==> inputs of raven <==
==> flow/design.v <==
`timescale 1ns / 1ps
module thresholding(
    input wire clk, reset, enable,
    input wire signed [11 : 0] sig,
    output reg signed [11 : 0] y,
    output reg done,
    output reg [11 : 0] id
    );
parameter N = 2048, W = 13, threshold = 84, MEAN = 958;
localparam IDLE = 1'b0,
           WAIT = 2'b1,
           WORKING = 1'b1;
reg signed [11 : 0] d [0 : W - 1];  
reg signed [11 : 0] th;
reg signed [16 : 0] sum;
reg signed [11 : 0] curr_avg;
wire signed [11 : 0] din_curr_avg;
wire signed [16 : 0] din_sum;
reg state;
wire signed [11 : 0] mean;
wire signed [11 : 0] sig_diff;
assign din_curr_avg = din_sum/W;
assign mean = MEAN;
assign sig_diff = sig - mean;
assign din_sum = (sum + sig_diff - d[W - 1]);
integer i, j;
always @ (posedge clk)
begin
    if(reset) begin
        for(i = 0; i < W; i = i + 1) begin
            d[i] <= 12'b0;
        end
        sum <= 17'b0;
        curr_avg <= 12'b0;
        th <= threshold;
        state <= IDLE;
        done <= 1'b0;
        id <= 12'b0;
    end
    else begin
        case(state)
        IDLE: begin
            if(enable == 1'b1) begin
                state <= WORKING;
                id <= 12'b111111111111;
            end
            done <= 1'b0;
        end
        WORKING: begin
            sum <= din_sum;
            curr_avg <= din_curr_avg;
            for(j = 1; j < W; j = j + 1) begin
                d[j] <= d[j - 1];
            end
            d[0] <= sig_diff;
            if(sig_diff >= th + curr_avg) begin
                y <= sig_diff;
            end
            else begin
                y <= 12'b0;
            end
            done <= 1'b1;
            id = id + 1;
            if(id == 2047)
                state <= IDLE;
        end
        endcase
    end
end
endmodule
==> flow/run.sh <==
#!/bin/bash
# the make line also repeats each setting of config.mk as NAME=value (left out here)
make -C /OpenROAD-flow-scripts/flow DESIGN_CONFIG=/design/flow/config.mk WORK_HOME=/design/flow/orfs CLKGATE_MAP_FILE= finish
==> flow/config.mk <==
export PLATFORM = sky130hd
export DESIGN_NAME = thresholding
export DESIGN_NICKNAME = thresholding
export VERILOG_FILES = /design/flow/design.v
export SDC_FILE = /design/flow/constraint.sdc
export NUM_CORES = 4
export LEC_CHECK = 0
export CAP_MARGIN = 20
export CORE_MARGIN = 2
export CORE_UTILIZATION = 66
export SETUP_SLACK_MARGIN = 1.4
export SLEW_MARGIN = 20
==> flow/constraint.sdc <==
create_clock -name core_clock -period 13.5 [get_ports {clk}]
set_input_delay 2.7000 -clock core_clock [delete_from_list [all_inputs] [get_ports {clk}]]
set_output_delay 2.7000 -clock core_clock [all_outputs]
set_load 0.01 [all_outputs]
==> willow: changes against raven <==
==> flow/config.mk (replaced) <==
export PLATFORM = sky130hd
export DESIGN_NAME = thresholding
export DESIGN_NICKNAME = thresholding
export VERILOG_FILES = /design/flow/design.v
export SDC_FILE = /design/flow/constraint.sdc
export NUM_CORES = 4
export LEC_CHECK = 0
export CAP_MARGIN = 25
export CELL_PAD_IN_SITES_DETAIL_PLACEMENT = 2
export CELL_PAD_IN_SITES_GLOBAL_PLACEMENT = 3
export CORE_ASPECT_RATIO = 1.5
export CORE_MARGIN = 2
export CORE_UTILIZATION = 58
export CTS_CLUSTER_DIAMETER = 192
export GPL_ROUTABILITY_DRIVEN = 0
export MAX_ROUTING_LAYER = met5
export MIN_ROUTING_LAYER = met1
export PLACE_DENSITY = 0.64
export SLEW_MARGIN = 40
==> flow/constraint.sdc (replaced) <==
create_clock -name core_clock -period 9.82 [get_ports {clk}]
set_input_delay 1.9640 -clock core_clock [delete_from_list [all_inputs] [get_ports {clk}]]
set_output_delay 1.9640 -clock core_clock [all_outputs]
set_load 0.01 [all_outputs]
==> zinc: changes against raven <==
--- a/flow/config.mk
+++ b/flow/config.mk
@@ -7,6 +7,8 @@
 export LEC_CHECK = 0
 export CAP_MARGIN = 20
 export CORE_MARGIN = 2
-export CORE_UTILIZATION = 66
-export SETUP_SLACK_MARGIN = 1.4
+export CORE_UTILIZATION = 61
+export CTS_CLUSTER_SIZE = 42
+export HOLD_SLACK_MARGIN = 0.29
+export SETUP_SLACK_MARGIN = 2.05
 export SLEW_MARGIN = 20
==> flow/constraint.sdc (replaced) <==
create_clock -name core_clock -period 6.94 [get_ports {clk}]
set_input_delay 1.3880 -clock core_clock [delete_from_list [all_inputs] [get_ports {clk}]]
set_output_delay 1.3880 -clock core_clock [all_outputs]
set_load 0.01 [all_outputs]
==> results <==
quantity	zinc	raven	willow
Status	failed layout checks	aborted with a tool error	aborted with a tool error
Stage where the flow stopped	-	global routing (5_1_grt)	global placement without I/O (3_1_place_gp_skip_io)
Layout check failures	setup timing	-	-
Hold-fix buffers, CTS	0	0	-
Setup Fix Bufs, Post-CTS	56	56	-
# rows	54	51	67
Fp_density	61.6%	67.8%	59.3%
Number of gates given a new drive strength after cts	160	166	-
Die footprint	23000 µm²	21300 µm²	24200 µm²
Setup WS pre-CTS	-6170 ps	-647 ps	-
Basic Gates by Area	17.7%	17.7%	17.7%
Post-DP HPWL	26200 µm	27200 µm	-
Total of flip-flops plus latches after synthesis	211	211	211
Number of buffers created by CTS	22	20	-
DIE WIDTH	152 µm	146 µm	128 µm
Port-buffer cells	39	39	-
Predominant post-synthesis flop cell	sky130_fd_sc_hd__dfxtp_1	sky130_fd_sc_hd__dfxtp_1	sky130_fd_sc_hd__dfxtp_1
Placed standard-cell area	16600 µm²	16200 µm²	-
Mean area per synthesized cell	8.69 µm²	8.69 µm²	8.69 µm²
Clock Sink Count	211	211	-
GPL Wtd Cong	0.901	0.885	-
# IOs	40	40	-
Cell count after placement	2104	2037	-
H-tree levels	1	1	-
Number of buffers on the longest clock path	3	3	-
Core Region	21600 µm²	19700 µm²	22500 µm²
Library cell used as clock root buffer	sky130_fd_sc_hd__clkbuf_16	sky130_fd_sc_hd__clkbuf_16	-
Overall die height	152 µm	146 µm	190 µm

========
==> wip/cedar: inputs <==
RTL: the design.v shown in full above, as it stands there.
==> flow/config.mk <==
export PLATFORM = sky130hd
export DESIGN_NAME = thresholding
export DESIGN_NICKNAME = thresholding
export VERILOG_FILES = /design/flow/design.v
export SDC_FILE = /design/flow/constraint.sdc
export NUM_CORES = 4
export LEC_CHECK = 0
export ABC_AREA = 1
export CAP_MARGIN = 35
export CORE_MARGIN = 2
export CORE_UTILIZATION = 72
export CTS_CLUSTER_SIZE = 60
export MAX_ROUTING_LAYER = met4
export MIN_ROUTING_LAYER = met1
export PLACE_DENSITY_LB_ADDON = 0.2
export SLEW_MARGIN = 35
==> flow/constraint.sdc <==
create_clock -name core_clock -period 12.9 [get_ports {clk}]
set_input_delay 2.5800 -clock core_clock [delete_from_list [all_inputs] [get_ports {clk}]]
set_output_delay 2.5800 -clock core_clock [all_outputs]
set_load 0.01 [all_outputs]
run.sh (not shown) runs the stock make flow with config.mk's settings and CLKGATE_MAP_FILE=.
==> wip/onyx: changes against wip/cedar <==
==> flow/config.mk (replaced) <==
export PLATFORM = sky130hd
export DESIGN_NAME = thresholding
export DESIGN_NICKNAME = thresholding
export VERILOG_FILES = /design/flow/design.v
export SDC_FILE = /design/flow/constraint.sdc
export NUM_CORES = 4
export LEC_CHECK = 0
export CAP_MARGIN = 20
export CORE_MARGIN = 2
export CORE_UTILIZATION = 66
export SETUP_SLACK_MARGIN = 1.65
export SLEW_MARGIN = 20
==> flow/constraint.sdc (replaced) <==
create_clock -name core_clock -period 13.5 [get_ports {clk}]
set_input_delay 2.7000 -clock core_clock [delete_from_list [all_inputs] [get_ports {clk}]]
set_output_delay 2.7000 -clock core_clock [all_outputs]
set_load 0.01 [all_outputs]
==> wip/amber: changes against wip/cedar <==
==> flow/config.mk (replaced) <==
export PLATFORM = sky130hd
export DESIGN_NAME = thresholding
export DESIGN_NICKNAME = thresholding
export VERILOG_FILES = /design/flow/design.v
export SDC_FILE = /design/flow/constraint.sdc
export NUM_CORES = 4
export LEC_CHECK = 0
export CAP_MARGIN = 15
export CELL_PAD_IN_SITES_DETAIL_PLACEMENT = 1
export CORE_ASPECT_RATIO = 1.43
export CORE_MARGIN = 7
export CORE_UTILIZATION = 55
export CTS_CLUSTER_SIZE = 91
export GPL_ROUTABILITY_DRIVEN = 0
export HOLD_SLACK_MARGIN = -0.04
export PLACE_DENSITY_LB_ADDON = 0.26
export SLEW_MARGIN = 20
export TNS_END_PERCENT = 45
==> flow/constraint.sdc (replaced) <==
create_clock -name core_clock -period 14.0 [get_ports {clk}]
set_input_delay 2.8000 -clock core_clock [delete_from_list [all_inputs] [get_ports {clk}]]
set_output_delay 2.8000 -clock core_clock [all_outputs]
set_load 0.01 [all_outputs]
==> comparison table <==
quantity                                                                   wip/cedar                  wip/onyx                       wip/amber
Number of cells after detailed placement                                       2,051                     2,037                           2,049
Share of the core filled by cells before placement                             0.736                     0.678                           0.555
Syn Inst Count                                                                 1,779                     1,533                           1,533
Status                                              no timing/DRC/antenna violations    stopped before the end          stopped before the end
Last stage reached                                                                 -  global routing (5_1_grt)  clock tree synthesis (4_1_cts)
Inserted Clock Buffers                                                            21                        20                               -
Area of the die                                                         17,900 sq um              21,300 sq um                    28,900 sq um
Xor and xnor fraction of the mapped netlist area                              0.0324                    0.0498                          0.0498
Chip Width                                                                    134 um                    146 um                          144 um
Buffer depth of the longest clock path                                             3                         3                               -
Mapped Area                                                             12,200 sq um              13,300 sq um                    13,300 sq um
Yosys chip area                                                         12,200 sq um              13,300 sq um                    13,300 sq um
Cell chosen for the clock root                                             clkbuf_16                 clkbuf_16                               -
Post-synthesis share of cell area spent on and, or, nand and nor gates         0.311                     0.177                           0.177
Number of standard cells reported by yosys                                     1,779                     1,533                           1,533
Post-cts sizing count                                                              5                       166                               -
Mux area share                                                                     0                     0.140                           0.140
